// dot_product
module dot_product (
	input ap_clk,
	input ap_rst,
	output [16-1:0]  	memory_Addr_A,
	output 						memory_EN_A,
	output 						memory_WEN_A,
	output [32-1:0]	memory_Din_A,
	input  [32-1:0] 	memory_Dout_A,
	output [16-1:0]  	memory_Addr_B,
	output 						memory_EN_B,
	output 						memory_WEN_B,
	output [32-1:0]	memory_Din_B,
	input  [32-1:0] 	memory_Dout_B,
	input 						fifo_in_empty_n,
	input  [(3+2+16)-1:0]	fifo_in_dout,
	output 						fifo_in_read,
	input 						fifo_out_full_n,
	output 						fifo_out_write,
	output [(3+2+16)-1:0]	fifo_out_din
);
	wire 						internal_rst;
	wire 						cjob_load_en;
	wire 						cjob_out_en;
	wire [16-1:0] 		job_offset;
datapath #(32) dp(
	.input_a(memory_Dout_A), 
	.input_b(memory_Dout_B), 
	.clk(ap_clk), 
	.rst(internal_rst), 
	.out(memory_Din_A)
);
controller #(16, 100) ctrl(
	.clk(ap_clk),
	.rst(ap_rst),
	.out_rst(internal_rst),
	.ce_0(memory_EN_A),
	.ce_1(memory_EN_B),
	.we_0(memory_WEN_A),
	.we_1(memory_WEN_B),
	.cjob_offset(job_offset),
	.address_0(memory_Addr_A),
	.address_1(memory_Addr_B),
	.fin_buf_empty(fifo_in_empty_n),
	.fin_rd_en(fifo_in_read),
	.fout_buf_full(fifo_out_full_n),
	.fout_wr_en(fifo_out_write),
	.cjob_load_en(cjob_load_en),
	.cjob_out_en(cjob_out_en)
);
cjob_register cjob_reg(
	.clk(ap_clk),
	.rst(ap_rst),
	.load(cjob_load_en),
	.out_en(cjob_out_en),
	.data_in(fifo_in_dout),
	.data_out(fifo_out_din)
);
assign job_offset = fifo_in_dout[16-1:0];
assign memory_Din_B = 0;
endmodule
clock: 8.0 ns
lec_check: 0
abc_area: 1
cap_margin: 35
core_margin: 3
core_utilization: 49
cts_cluster_diameter: 235
cts_cluster_size: 98
hold_slack_margin: 0.05
place_density: 0.8
setup_slack_margin: -0.72
slew_margin: 5
tns_end_percent: 40
run.sh (not shown) runs the stock make flow with config.mk's settings and CLKGATE_MAP_FILE=.
The baseline finished but failed the layout checks on negative setup slack.
==> next run, changes <==
- ABC_AREA: 1 -> default
- CAP_MARGIN: 35 -> 20
- CORE_MARGIN: 3 -> 2
- CORE_UTILIZATION: 49 -> 40
- CTS_CLUSTER_DIAMETER: 235 -> default
- CTS_CLUSTER_SIZE: 98 -> default
- HOLD_SLACK_MARGIN: 0.05 -> default
- PLACE_DENSITY: 0.8 -> default
- SETUP_SLACK_MARGIN: -0.72 -> default
- SLEW_MARGIN: 5 -> 20
- TNS_END_PERCENT: 40 -> default
- clock period: 8.0 -> 7.92 ns (I/O delays scaled with it)
=> Now the flow completed with no timing, DRC or antenna violations; routed wire length rises by 3.0%; global-route usage falls by 2.6 points; die size rises by 13%; count of clock-buffer cells in the layout rises by 3.

* * *

dot_product again, from the RTL that the note above started with.
Settings: LEC_CHECK=0, ABC_AREA=1, CAP_MARGIN=35, CORE_ASPECT_RATIO=1.07, CORE_MARGIN=2, CORE_UTILIZATION=39, GPL_TIMING_DRIVEN=1, MIN_ROUTING_LAYER=met1, PLACE_DENSITY_LB_ADDON=0.18, SETUP_SLACK_MARGIN=0.72, SLEW_MARGIN=20, TNS_END_PERCENT=90; clock period 8.0 ns.
Rerun with:
- CORE_ASPECT_RATIO: 1.07 -> unset
- CORE_MARGIN: 2 -> 9
- CORE_UTILIZATION: 39 -> 49
- CTS_CLUSTER_DIAMETER: unset -> 235
- CTS_CLUSTER_SIZE: unset -> 98
- GPL_TIMING_DRIVEN: 1 -> unset
- HOLD_SLACK_MARGIN: unset -> 0.05
- MIN_ROUTING_LAYER: met1 -> unset
- PLACE_DENSITY: unset -> 0.8
- PLACE_DENSITY_LB_ADDON: 0.18 -> unset
- SETUP_SLACK_MARGIN: 0.72 -> -0.72
- SLEW_MARGIN: 20 -> 5
- TNS_END_PERCENT: 90 -> 5
Result:
- The new run finished but fails on setup timing
- core utilization grows by 7.7 points
- die area shrinks by 9.8%
- register-to-register slack got worse by 0.17 ns
Rerun with:
- CAP_MARGIN: 35 -> 20
- CORE_ASPECT_RATIO: unset -> 1.07
- CORE_MARGIN: 9 -> 2
- CORE_UTILIZATION: 49 -> 19
- CTS_CLUSTER_DIAMETER: 235 -> unset
- CTS_CLUSTER_SIZE: 98 -> unset
- HOLD_SLACK_MARGIN: 0.05 -> unset
- MIN_ROUTING_LAYER: unset -> met1
- PLACE_DENSITY: 0.8 -> 0.9
- SETUP_SLACK_MARGIN: -0.72 -> 0.72
- SLEW_MARGIN: 5 -> 20
- TNS_END_PERCENT: 5 -> 90
Now the flow ran to the end with no violations.
Global-route usage drops by 10 points.
Hold slack stays flat.
Cell count climbs by a quarter to a third.
Fmax climbs by a few percent.
Cell area climbs by roughly a tenth.
Worst setup slack improved by 0.32 ns.
Routed wire length climbs by a quarter to a third.
Synthesized area stays the same.
Utilization drops by 34 points.
Rerun with:
- CORE_UTILIZATION: 19 -> 40
- HOLD_SLACK_MARGIN: unset -> 0.04
- MIN_ROUTING_LAYER: met1 -> unset
- PLACE_DENSITY: 0.9 -> unset
- SETUP_SLACK_MARGIN: 0.72 -> unset
- TNS_END_PERCENT: 90 -> unset
Cell count falls by 18%; setup slack degrades by 0.097 ns; wire length falls by 19%; global-route usage rises by 9.9 points; core utilization rises by 24 points; clock-buffer cell count falls by 1; clock skew falls by 0.0048 ns.

* * *

== juniper ==
Starting RTL as in the previous note.
Settings: LEC_CHECK=0, CAP_MARGIN=40, CORE_MARGIN=2, CORE_UTILIZATION=70, CTS_CLUSTER_SIZE=37, SETUP_SLACK_MARGIN=0.03, SLEW_MARGIN=20; clock period 4.64 ns.
juniper finished all stages; layout check result: FAIL, due to setup timing.
The inputs of indigo differ from those of juniper as listed below.
Settings: clearing SETUP_SLACK_MARGIN, which used to be 0.03; swapping 37 for 39 in CTS_CLUSTER_SIZE; putting HOLD_SLACK_MARGIN at 0.29 where nothing was set; putting PLACE_DENSITY_LB_ADDON at 0.26 where nothing was set; swapping 70 for 72 in CORE_UTILIZATION; swapping 4.64 for 7.8 in the clock period (ns, I/O delays scaled along).
--- outcome ---
In indigo the implementation completed, yet the final layout does not meet the checks, the culprit being setup timing.
Relative to juniper, the initial core utilization of indigo is higher by 2.0 points.
In indigo relative to juniper, wire length of the first global-routing pass had gone down by a few percent.
Status: summed standard-cell area reported by yosys parity (juniper, indigo)
indigo vs juniper: first-iteration DRC count down by more than a quarter
Setup changes, indigo to quartz
Settings: CTS_CLUSTER_SIZE: 39 -> unset; CORE_UTILIZATION: 72 -> 60; CAP_MARGIN: 40 -> 20; HOLD_SLACK_MARGIN: 0.29 -> unset; CTS_CLUSTER_DIAMETER: unset -> 388; PLACE_DENSITY_LB_ADDON: 0.26 -> unset; the clock period (ns, I/O delays scaled along): 7.8 -> 6.0.
Findings:
The layout from quartz, despite a flow that completed every stage, fails the layout checks, with the failing checks listed as setup timing. indigo finished every stage; the final checks, however, were not passed, the failures being setup timing. quartz drops fewer vias than indigo. quartz vs indigo: share of the clock period used by the worst path up. Any difference in non-clock inverter instance count of the final layout between quartz and indigo is small enough to ignore. Compared to indigo, quartz has tapcell count about 18% higher. From indigo to quartz the numbers moved as follows: routed wire length dropped about 7%, area growth from synthesis to layout climbed 7.0 points, count of clock buffers in the final design dropped 1, net count reported at finish climbed 78.
The inputs of delta differ from those of quartz as listed below.
Settings: a deleted CTS_CLUSTER_DIAMETER that had been 388; a change of CORE_UTILIZATION from 60 to 40; a change of the clock period (ns, I/O delays scaled along) from 6.0 to 8.0.
Results
Cells: delta has more instances than quartz
The higher pre-placement core utilization of delta and quartz is in quartz.
As far as remaining design rule violation count is concerned, quartz and delta perform about the same.
delta: setup slack of the critical path after layout 1.62 ns above quartz
Compared with quartz, delta ends up with a smaller final cell area.
delta ended with every stage complete and zero timing, DRC or antenna violations.
delta vs quartz on pre-CTS setup slack: delta is the higher one.
NOTE wire length quartz->delta decreased slightly
Min sum of net half-perimeters after detailed placement across delta and quartz: quartz
On register-to-register slack: between delta and quartz, it ends up higher for delta.
delta: number of design-rule violations left by the first detailed-router iteration is 61 lower than what quartz reported.

* * *

The RTL this note starts from:
==> flow/design.v <==
module datapath #(parameter P_WIDTH=32)(
	input [P_WIDTH-1:0] input_a,
	input [P_WIDTH-1:0] input_b,
	input clk,
	input rst,
	output [P_WIDTH-1:0] out
	);
wire [P_WIDTH-1:0] mult_result;
wire [P_WIDTH-1:0] adder_out;
reg [P_WIDTH-1:0] adder_out_reg;
assign mult_result = input_a * input_b;
assign adder_out  = adder_out_reg + mult_result;
assign out = adder_out_reg;
always @(posedge clk)
 if (rst ==1) 
	adder_out_reg <= adder_out;
 else
	adder_out_reg <= 0;
endmodule
module controller #(parameter P_ADDR_WIDTH=8, parameter P_COUNT=100)(
	input clk,
	input rst,
	output reg out_rst,
	output reg ce_0,
	output reg ce_1,
	output reg we_0,
	output reg we_1,
	input  [P_ADDR_WIDTH-1:0] cjob_offset,
	output [P_ADDR_WIDTH-1:0] address_0,
	output [P_ADDR_WIDTH-1:0] address_1,
	input fin_buf_empty,
	output reg fin_rd_en,
	input fout_buf_full,
	output reg fout_wr_en,
	output reg cjob_load_en,
	output reg cjob_out_en
);
parameter IDLE= 7'b0000001,JOB_LOAD= 7'b0000010,  PREP=7'b0000100, PROCESSING = 7'b0001000, WRITE_BACK=7'b0010000, WAIT_Q=7'b0100000, WRITE_Q=7'b1000000;
reg [6:0] curr_state;
reg [6:0] next_state;
reg [P_ADDR_WIDTH-1:0] counter;
reg [P_ADDR_WIDTH-1:0] offset;
always @(curr_state,fin_buf_empty,counter,fout_buf_full)
begin
	next_state=5'b00000;
	case (curr_state)	
		IDLE:
			if(!fin_buf_empty)
				next_state=IDLE;
			else
				next_state=JOB_LOAD;
		JOB_LOAD:
			next_state=PREP;
		PREP:
			next_state=PROCESSING;
		PROCESSING:
			if(counter<P_COUNT-1+offset)			
				next_state = PROCESSING;
			else
				next_state = WRITE_BACK;
		WRITE_BACK:
			next_state=WAIT_Q;
		WAIT_Q:
			if(!fout_buf_full)
				next_state=WAIT_Q;
			else
				next_state=WRITE_Q;
		WRITE_Q:
			next_state=IDLE;
		default:
			next_state=IDLE;
	endcase
end
always @(posedge clk)       
begin
	if(rst==1)
		curr_state <= IDLE;
	else
		curr_state <= next_state;
end
always @(posedge clk)       
begin
	case(curr_state)
		IDLE:	begin
			out_rst<=0;
			ce_0<=0;
			ce_1<=0;
			we_0<=0;
			we_1<=0;
			counter <= 0;
			fin_rd_en<=0;
			fout_wr_en<=0;
			cjob_load_en<=0;
			cjob_out_en<=0;
			offset<=0;
			end
		JOB_LOAD:
			begin
			fin_rd_en<=1;
			cjob_load_en<=1;
			end
		PREP:
			begin
			fin_rd_en<=0;
			ce_0<=1;
			ce_1<=1;
			we_0<=0;
			we_1<=0;
			cjob_load_en<=0;
			counter<=cjob_offset;
			offset<=cjob_offset;
			end
		PROCESSING:
			begin
			cjob_load_en<=0;
			out_rst<=1;
			counter<= counter+1;
			end
		WRITE_BACK:
			begin
			ce_1<=0;
			we_0<=1;
			counter<=counter+P_COUNT;
			end
		WAIT_Q:
			begin
			ce_0<=0;
			counter<=0;
			cjob_out_en<=1;
			end
		WRITE_Q:
			begin
			fout_wr_en<=1;
			cjob_out_en<=1;
			end
		default:
			begin
			end
	endcase
end
assign address_0 = counter<<2;
assign address_1 = (counter+P_COUNT)<<2;
endmodule
module cjob_register #(parameter P_ADDR_WIDTH=16)
(
	input clk,
	input rst,
	input load,
	input out_en,
	input [(3+2+16)-1:0] data_in,
	output reg [(3+2+16)-1:0] data_out
);
reg [(3+2+16)-1:0] current_job;
always @(posedge clk) begin
	if(rst) begin
		data_out = 0;
		current_job = 0;
	end
	else begin
		if (load) current_job = data_in;
		if(out_en) data_out = current_job;
    end
end
endmodule
module dot_product (
	input ap_clk,
	input ap_rst,
	output [16-1:0]  	memory_Addr_A,
	output 						memory_EN_A,
	output 						memory_WEN_A,
	output [32-1:0]	memory_Din_A,
	input  [32-1:0] 	memory_Dout_A,
	output [16-1:0]  	memory_Addr_B,
	output 						memory_EN_B,
	output 						memory_WEN_B,
	output [32-1:0]	memory_Din_B,
	input  [32-1:0] 	memory_Dout_B,
	input 						fifo_in_empty_n,
	input  [(3+2+16)-1:0]	fifo_in_dout,
	output 						fifo_in_read,
	input 						fifo_out_full_n,
	output 						fifo_out_write,
	output [(3+2+16)-1:0]	fifo_out_din
);
	wire 						internal_rst;
	wire 						cjob_load_en;
	wire 						cjob_out_en;
	wire [16-1:0] 		job_offset;
datapath #(32) dp(
	.input_a(memory_Dout_A), 
	.input_b(memory_Dout_B), 
	.clk(ap_clk), 
	.rst(internal_rst), 
	.out(memory_Din_A)
);
controller #(16, 100) ctrl(
	.clk(ap_clk),
	.rst(ap_rst),
	.out_rst(internal_rst),
	.ce_0(memory_EN_A),
	.ce_1(memory_EN_B),
	.we_0(memory_WEN_A),
	.we_1(memory_WEN_B),
	.cjob_offset(job_offset),
	.address_0(memory_Addr_A),
	.address_1(memory_Addr_B),
	.fin_buf_empty(fifo_in_empty_n),
	.fin_rd_en(fifo_in_read),
	.fout_buf_full(fifo_out_full_n),
	.fout_wr_en(fifo_out_write),
	.cjob_load_en(cjob_load_en),
	.cjob_out_en(cjob_out_en)
);
cjob_register cjob_reg(
	.clk(ap_clk),
	.rst(ap_rst),
	.load(cjob_load_en),
	.out_en(cjob_out_en),
	.data_in(fifo_in_dout),
	.data_out(fifo_out_din)
);
assign job_offset = fifo_in_dout[16-1:0];
assign memory_Din_B = 0;
endmodule
clock: 4.86 ns
lec_check: 0
cap_margin: 10
core_aspect_ratio: 0.52
core_margin: 2
core_utilization: 72
cts_cluster_diameter: 355
setup_slack_margin: 0.2
slew_margin: 20
The starting point died in 5_1_grt.
Then changed:
- CAP_MARGIN: 10 -> 20
- CORE_ASPECT_RATIO: 0.52 -> not set
- CORE_UTILIZATION: 72 -> 57
- CTS_CLUSTER_DIAMETER: 355 -> not set
- SETUP_SLACK_MARGIN: 0.2 -> 1.5
- clock period: 4.86 -> 5.98 ns (I/O delays scaled with it)
The changed run produced a layout that fails on negative setup slack; area after synthesis does not change; die area climbs by 25%; synthesized cell count stays the same.
Then changed:
- CORE_UTILIZATION: 57 -> 69
- CTS_CLUSTER_SIZE: not set -> 39
- HOLD_SLACK_MARGIN: not set -> 0.29
- PLACE_DENSITY_LB_ADDON: not set -> 0.26
- SETUP_SLACK_MARGIN: 1.5 -> not set
- clock period: 5.98 -> 8.0 ns (I/O delays scaled with it)
Result: The new run completed, yet does not pass: negative setup slack. Count of clock-buffer cells in the layout is higher by 1. Cell area is lower by 5.7%. Global-route usage is higher by 6.7 points.
Then changed:
- ABC_AREA: not set -> 1
- CORE_UTILIZATION: 69 -> 40
- CTS_CLUSTER_DIAMETER: not set -> 235
- CTS_CLUSTER_SIZE: 39 -> 98
- HOLD_SLACK_MARGIN: 0.29 -> not set
- PLACE_DENSITY_LB_ADDON: 0.26 -> 0.05
- SETUP_SLACK_MARGIN: not set -> -0.77
The changed run produced a layout that fails on negative setup slack.
Critical path depth rises by 2.
Synthesized area rises by 5.8%.
Via count rises by 2.6%.
Design area rises by 4.7%.
Then changed:
- CAP_MARGIN: 20 -> 35
- CORE_ASPECT_RATIO: not set -> 0.5
- CORE_MARGIN: 2 -> 3
- CORE_UTILIZATION: 40 -> 49
- HOLD_SLACK_MARGIN: not set -> 0.05
- PLACE_DENSITY: not set -> 0.8
- PLACE_DENSITY_LB_ADDON: 0.05 -> not set
- SETUP_SLACK_MARGIN: -0.77 -> -0.72
- SLEW_MARGIN: 20 -> 40
- TNS_END_PERCENT: not set -> 40
Result:
- The new run finished with negative setup slack left
- setup slack is worse by 0.30 ns
- non-clock buffer count is higher by 29
Then changed:
- CELL_PAD_IN_SITES_GLOBAL_PLACEMENT: not set -> 3
- CORE_ASPECT_RATIO: 0.5 -> 1.07
- CORE_MARGIN: 3 -> 2
- CORE_UTILIZATION: 49 -> 39
- CTS_CLUSTER_DIAMETER: 235 -> not set
- CTS_CLUSTER_SIZE: 98 -> not set
- GPL_ROUTABILITY_DRIVEN: not set -> 0
- GPL_TIMING_DRIVEN: not set -> 1
- HOLD_SLACK_MARGIN: 0.05 -> not set
- MIN_ROUTING_LAYER: not set -> met1
- PLACE_DENSITY: 0.8 -> 0.69
- SETUP_SLACK_MARGIN: -0.72 -> 0.72
- SLEW_MARGIN: 40 -> 20
- TNS_END_PERCENT: 40 -> 90
After rerunning: Now the flow finished with timing, DRC and antenna clean. Area after synthesis is unchanged. Critical path depth is higher by 3. Count of clock-buffer cells in the layout is higher by 1. Synthesized cell count is unchanged. Routed wire length is higher by 20%. Register-to-register slack improved by 0.56 ns.
